Setup of run A:
==> flow/design.v (excerpt) <==
module cpu(
	input clk,
	input reset,
	input logic [15:0] i_mem_rddata,
	input logic i_mem_wait,  
	input logic i_mem_rddatavalid,  
	output logic [15:0] o_mem_wrdata,
	output logic [15:0] o_mem_addr,
	output logic o_mem_rd,
	output logic o_mem_wr
);
For scale: roughly 1600 cells after synthesis, about 240 flip-flops, about 13000 sq um of cells after synthesis.
clock: 2.23 ns
lec_check: 0
abc_area: 1
cap_margin: 20
core_margin: 2
core_utilization: 71
cts_cluster_diameter: 297
cts_cluster_size: 17
place_density_lb_addon: 0.06
setup_slack_margin: -0.11
slew_margin: 20
run.sh (not shown) runs the stock make flow with config.mk's settings and CLKGATE_MAP_FILE=.
The log for run A ends in 5_1_grt with error GRT-0232, so the run never completed.
Changes in run B relative to run A:
Settings: PLACE_DENSITY_LB_ADDON removed (was 0.06); CTS_CLUSTER_SIZE removed (was 17); SETUP_SLACK_MARGIN changed from -0.11 to 0.45; CTS_CLUSTER_DIAMETER removed (was 297); CORE_UTILIZATION changed from 71 to 70; the clock period (ns, I/O delays scaled along) changed from 2.23 to 3.91.
Results
Run B had finished all stages when the layout checks came back failing, citing negative setup slack. Die boundary height: run B vs run A up about 0.7%. Run A -> run B: chip area from the yosys synthesis statistics delta 0, exact match. On placed cell area, the lower figure sits with run B, not run A. Compared run B vs run A, and die area is up in run B. Buffers inserted during post-CTS setup optimization: run B vs run A down 5. The lower cell total after placement came out of run B. Worst slack after detailed placement was higher in the run labelled run B. Looking at floorplan die width, run B sits about 0.7% above run A.
For run C, these inputs were changed with respect to run B:
Settings: removing SETUP_SLACK_MARGIN (formerly 0.45); changing the clock period (ns, I/O delays scaled along) from 3.91 to 2.4.
--- outcome ---
- Status: summed standard-cell area reported by yosys parity (run C, run B)
- Diff run C..run B | number of library cell types mapped by synthesis | unchanged
- [run C] post-CTS setup-driven buffer insertion count fell 5 relative to run B
- Per the comparison of run C with run B, post-synthesis compound-gate area fraction held steady; number of instances in the placed design grew by 135; area of the placeable core was more or less identical; worst setup slack before clock tree synthesis decreased by 1.54 ns relative to the old numbers; effective utilization at floorplan held.
- Run C: it failed with a tool error in 5_1_grt, so there are no final results.
- On H-tree depth, run B and run C are basically level.
- Total clock buffers created by CTS, run B and run C: higher on run C
- Compare run B and run C | placer's final routability congestion estimate lower: run C
#### Input delta (run D over run C)
Settings: CTS_CLUSTER_DIAMETER now 228, previously not set; CORE_UTILIZATION now 66, was 70.
### Flow results
Finished, but not clean: run D, with negative setup slack.
Run C: aborted in 5_1_grt (tool error)
Re number of distinct library cell variants in the gate-level netlist after synthesis: no difference whatsoever between run D and run C.
Pre-CTS setup slack came out higher on run D than on run C.
Taking run C as the reference, in run D area of the mapped netlist saw little to no change, full die area saw an increase.
Run D ends up with a routability congestion estimate that is about 0.7% lower than in run C.

---

Starting RTL as in the previous note.
// cpu
module cpu(
	input clk,
	input reset,
	input logic [15:0] i_mem_rddata,
	input logic i_mem_wait,  
	input logic i_mem_rddatavalid,  
	output logic [15:0] o_mem_wrdata,
	output logic [15:0] o_mem_addr,
	output logic o_mem_rd,
	output logic o_mem_wr
);
	logic PC_write;
	logic Addr_sel;
	logic mem_rd;
	logic mem_wr;
	logic MDR_load;
	logic IR_load;
	logic OpA_sel;
	logic OpAB_load;
	logic [1:0] ALU_1_sel;
	logic [1:0] ALU_2_sel;
	logic [1:0] ALUop_sel;
	logic ALU_out;
	logic RF_write;
	logic Reg_in;
	logic Flag_write;
	logic RF_write_call;
	logic mov_hi;
	logic N, Z, imm;
	logic [3:0] instr;
	datapath data(
		.rst(reset),
		.clk(clk), 
		.i_mem_rddata(i_mem_rddata),
		.i_PC_write(PC_write),
		.i_Addr_sel(Addr_sel),
		.i_mem_wr(mem_wr),
		.i_MDR_load(MDR_load),
		.i_IR_load(IR_load),
		.i_OpA_sel(OpA_sel),
		.i_OpAB_load(OpAB_load),
		.i_ALU_1_sel(ALU_1_sel),
		.i_ALU_2_sel(ALU_2_sel),
		.i_ALUop_sel(ALUop_sel),
		.i_ALU_out(ALU_out),
		.i_RF_write(RF_write),
		.i_Reg_in(Reg_in),
		.i_Flag_write(Flag_write),
		.i_RF_write_call(RF_write_call),
		.i_mov_hi(mov_hi),
		.o_N(N),
		.o_Z(Z),
		.o_instr(instr),
		.o_mem_wrdata(o_mem_wrdata),
		.o_mem_addr(o_mem_addr),
		.o_mem_rd(mem_rd),
		.o_mem_wr(mem_wr),
		.o_imm(imm)
	);
	control control(
		.rst(reset),
		.clk(clk),
		.i_N(N),
		.i_Z(Z),
		.i_instr(instr),
		.i_imm(imm),
		.i_mem_wait(i_mem_wait),
  ...
==> flow/config.mk <==
export PLATFORM = sky130hd
export DESIGN_NAME = cpu
export DESIGN_NICKNAME = cpu
export VERILOG_FILES = /design/flow/design.v
export SDC_FILE = /design/flow/constraint.sdc
export NUM_CORES = 4
export LEC_CHECK = 0
export ABC_AREA = 1
export CAP_MARGIN = 20
export CORE_MARGIN = 2
export CORE_UTILIZATION = 71
export CTS_CLUSTER_DIAMETER = 248
export CTS_CLUSTER_SIZE = 24
export PLACE_DENSITY = 0.74
export SETUP_SLACK_MARGIN = 0.67
export SLEW_MARGIN = 20
==> flow/constraint.sdc <==
create_clock -name core_clock -period 3.95 [get_ports {clk}]
set_input_delay 0.7900 -clock core_clock [delete_from_list [all_inputs] [get_ports {clk}]]
set_output_delay 0.7900 -clock core_clock [all_outputs]
set_load 0.01 [all_outputs]
The first run finished but fails on setup timing.
Then changed:
--- a/flow/config.mk
+++ b/flow/config.mk
@@ -10,7 +10,3 @@
 export CORE_MARGIN = 2
-export CORE_UTILIZATION = 71
-export CTS_CLUSTER_DIAMETER = 248
-export CTS_CLUSTER_SIZE = 24
-export PLACE_DENSITY = 0.74
-export SETUP_SLACK_MARGIN = 0.67
+export CORE_UTILIZATION = 52
 export SLEW_MARGIN = 20
==> flow/constraint.sdc (replaced) <==
create_clock -name core_clock -period 2.63 [get_ports {clk}]
set_input_delay 0.5260 -clock core_clock [delete_from_list [all_inputs] [get_ports {clk}]]
set_output_delay 0.5260 -clock core_clock [all_outputs]
set_load 0.01 [all_outputs]
Effect:
- The new run finished with setup timing left
- clock skew goes down by 0.026 ns
- global-route usage went down by 8.4 points
- cell area grows by 11%
- combinational power increases by about 60%
- cell count rises by about 13%
- routed wire length came out higher by 1.7%
- register-to-register slack gets worse by 1.0 ns
- synthesized cell count is unchanged
- setup slack got worse by 1.0 ns
Then changed:
--- a/flow/config.mk
+++ b/flow/config.mk
@@ -10,3 +10,3 @@
 export CORE_MARGIN = 2
-export CORE_UTILIZATION = 52
+export CORE_UTILIZATION = 62
 export SLEW_MARGIN = 20
==> flow/constraint.sdc (replaced) <==
create_clock -name core_clock -period 2.13 [get_ports {clk}]
set_input_delay 0.4260 -clock core_clock [delete_from_list [all_inputs] [get_ports {clk}]]
set_output_delay 0.4260 -clock core_clock [all_outputs]
set_load 0.01 [all_outputs]
The new run finished but failed the layout checks on setup timing.
Routed wire length rises by 19%.
Global-route usage is higher by 9.0 points.
Clock power went up by 12%.
Then changed:
--- a/flow/config.mk
+++ b/flow/config.mk
@@ -10,3 +10,5 @@
 export CORE_MARGIN = 2
-export CORE_UTILIZATION = 62
+export CORE_UTILIZATION = 72
+export CTS_CLUSTER_DIAMETER = 318
+export CTS_CLUSTER_SIZE = 96
 export SLEW_MARGIN = 20
What happened: Now the flow failed in global routing (5_1_grt) on GRT-0232. Synthesized area does not change. Die size shrinks by 14%. Synthesized cell count is unchanged.
Then changed:
--- a/flow/config.mk
+++ b/flow/config.mk
@@ -8,3 +8,4 @@
 export ABC_AREA = 1
-export CAP_MARGIN = 20
+export CAP_MARGIN = 0
+export CORE_ASPECT_RATIO = 1.33
 export CORE_MARGIN = 2
@@ -13,2 +14,3 @@
 export CTS_CLUSTER_SIZE = 96
+export HOLD_SLACK_MARGIN = -0.07
 export SLEW_MARGIN = 20
The changed run stopped in global routing (5_1_grt) (DPL-0038).
Synthesized cell count does not change.
Die size barely changes.
Synthesized area is unchanged.
Then changed:
==> flow/config.mk (replaced) <==
export PLATFORM = sky130hd
export DESIGN_NAME = cpu
export DESIGN_NICKNAME = cpu
export VERILOG_FILES = /design/flow/design.v
export SDC_FILE = /design/flow/constraint.sdc
export NUM_CORES = 4
export LEC_CHECK = 0
export CAP_MARGIN = 20
export CORE_MARGIN = 2
export CORE_UTILIZATION = 65
export SLEW_MARGIN = 20
==> flow/constraint.sdc (replaced) <==
create_clock -name core_clock -period 3.26 [get_ports {clk}]
set_input_delay 0.6520 -clock core_clock [delete_from_list [all_inputs] [get_ports {clk}]]
set_output_delay 0.6520 -clock core_clock [all_outputs]
set_load 0.01 [all_outputs]
Outcome: This time the run completed and failed the layout checks on setup timing; die size is higher by roughly a tenth; area after synthesis is higher by a few percent; synthesized cell count is lower by roughly a tenth.

---

== exp/xenon ==
Starting RTL as in the previous note.
Settings: LEC_CHECK=0, ABC_AREA=1, CAP_MARGIN=0, CORE_MARGIN=2, CORE_UTILIZATION=72, CTS_CLUSTER_DIAMETER=324, CTS_CLUSTER_SIZE=17, HOLD_SLACK_MARGIN=0.3, PLACE_DENSITY_LB_ADDON=0.27, SETUP_SLACK_MARGIN=0.42, SLEW_MARGIN=20; clock period 2.61 ns.
exp/xenon got as far as global routing (5_1_grt), where a tool error ended the run.
The following lists how exp/umber was set up differently from exp/xenon:
- removing SETUP_SLACK_MARGIN (formerly 0.42)
- changing CAP_MARGIN from 0 to 20
- removing ABC_AREA (formerly 1)
- changing CORE_UTILIZATION from 72 to 40
- removing HOLD_SLACK_MARGIN (formerly 0.3)
- removing PLACE_DENSITY_LB_ADDON (formerly 0.27)
- removing CTS_CLUSTER_SIZE (formerly 17)
- removing CTS_CLUSTER_DIAMETER (formerly 324)
- changing the clock period (ns, I/O delays scaled along) from 2.61 to 4.73
--- outcome ---
- Of exp/xenon and exp/umber, only exp/xenon never reached the final stage.
- Looking only at number of library cell types mapped by synthesis, and setting everything else aside, the higher value of exp/umber and exp/xenon goes to exp/umber.
- exp/umber vs exp/xenon on net count after synthesis: exp/umber is the lower one.
- Area share of and/or/nand/nor cells after synthesis is lower on exp/umber
- Lower synthesized cell count among exp/umber and exp/xenon: exp/umber
- Compared exp/umber vs exp/xenon, and effective utilization at floorplan is down in exp/umber.
- When the final numbers for exp/umber and exp/xenon were put side by side, the placeable core region turned out to be smaller in exp/xenon.
--- input diff exp/umber..exp/lagoon ---
- CORE_UTILIZATION: 40 -> 66
- the clock period (ns, I/O delays scaled along): 4.73 -> 3.96
Results
What the final checks of exp/lagoon revealed, after a flow that finished every stage, was a layout that fails on setup timing.
exp/lagoon vs. exp/umber: number of cells traversed by the worst register-to-register path shows an increase of 2; via count shows an increase of 1,078.
Higher net switching component of the power was reported by exp/lagoon, not exp/umber.
Between exp/lagoon and exp/umber, the part of the total power dissipated in the clock network is lower for exp/lagoon.
Between exp/lagoon and exp/umber, the hold slack figures differ only marginally.
Summary of exp/lagoon over exp/umber: setup slack shrank by 690 ps; sequential fraction of total cell area lower; met1 layer usage reported by global route rose by 21 points; clock-pin slew reported for the worst setup and hold paths after clock tree synthesis shows no meaningful change.
Count of filler cells inserted in the layout was lower in exp/lagoon than in exp/umber.
Inputs modified between exp/lagoon and exp/zinc:
- CORE_UTILIZATION now 67, was 66
- the clock period (ns, I/O delays scaled along) now 3.91, was 3.96
exp/zinc: all stages done; final checks FAILED (setup timing). Max global-route usage across exp/lagoon and exp/zinc: exp/zinc. Lower worst slack on hold paths among exp/lagoon and exp/zinc: exp/lagoon. exp/zinc: finished layout cell area 85 um2 below exp/lagoon. exp/zinc: critical path depth about 5% below exp/lagoon. exp/lagoon and exp/zinc ended up with nearly the same number of sequential cells. For placed cell area, exp/zinc and exp/lagoon come out practically identical. Largest net degree at the start of global routing (exp/zinc vs. exp/lagoon) increases slightly. Per the comparison of exp/zinc with exp/lagoon, worst setup slack went down by 100 ps, total power draw went up by about 0.6%, internal power consumption went up by 0.85%.
Power figures rest on the tool's default switching activity, not on a simulated workload.
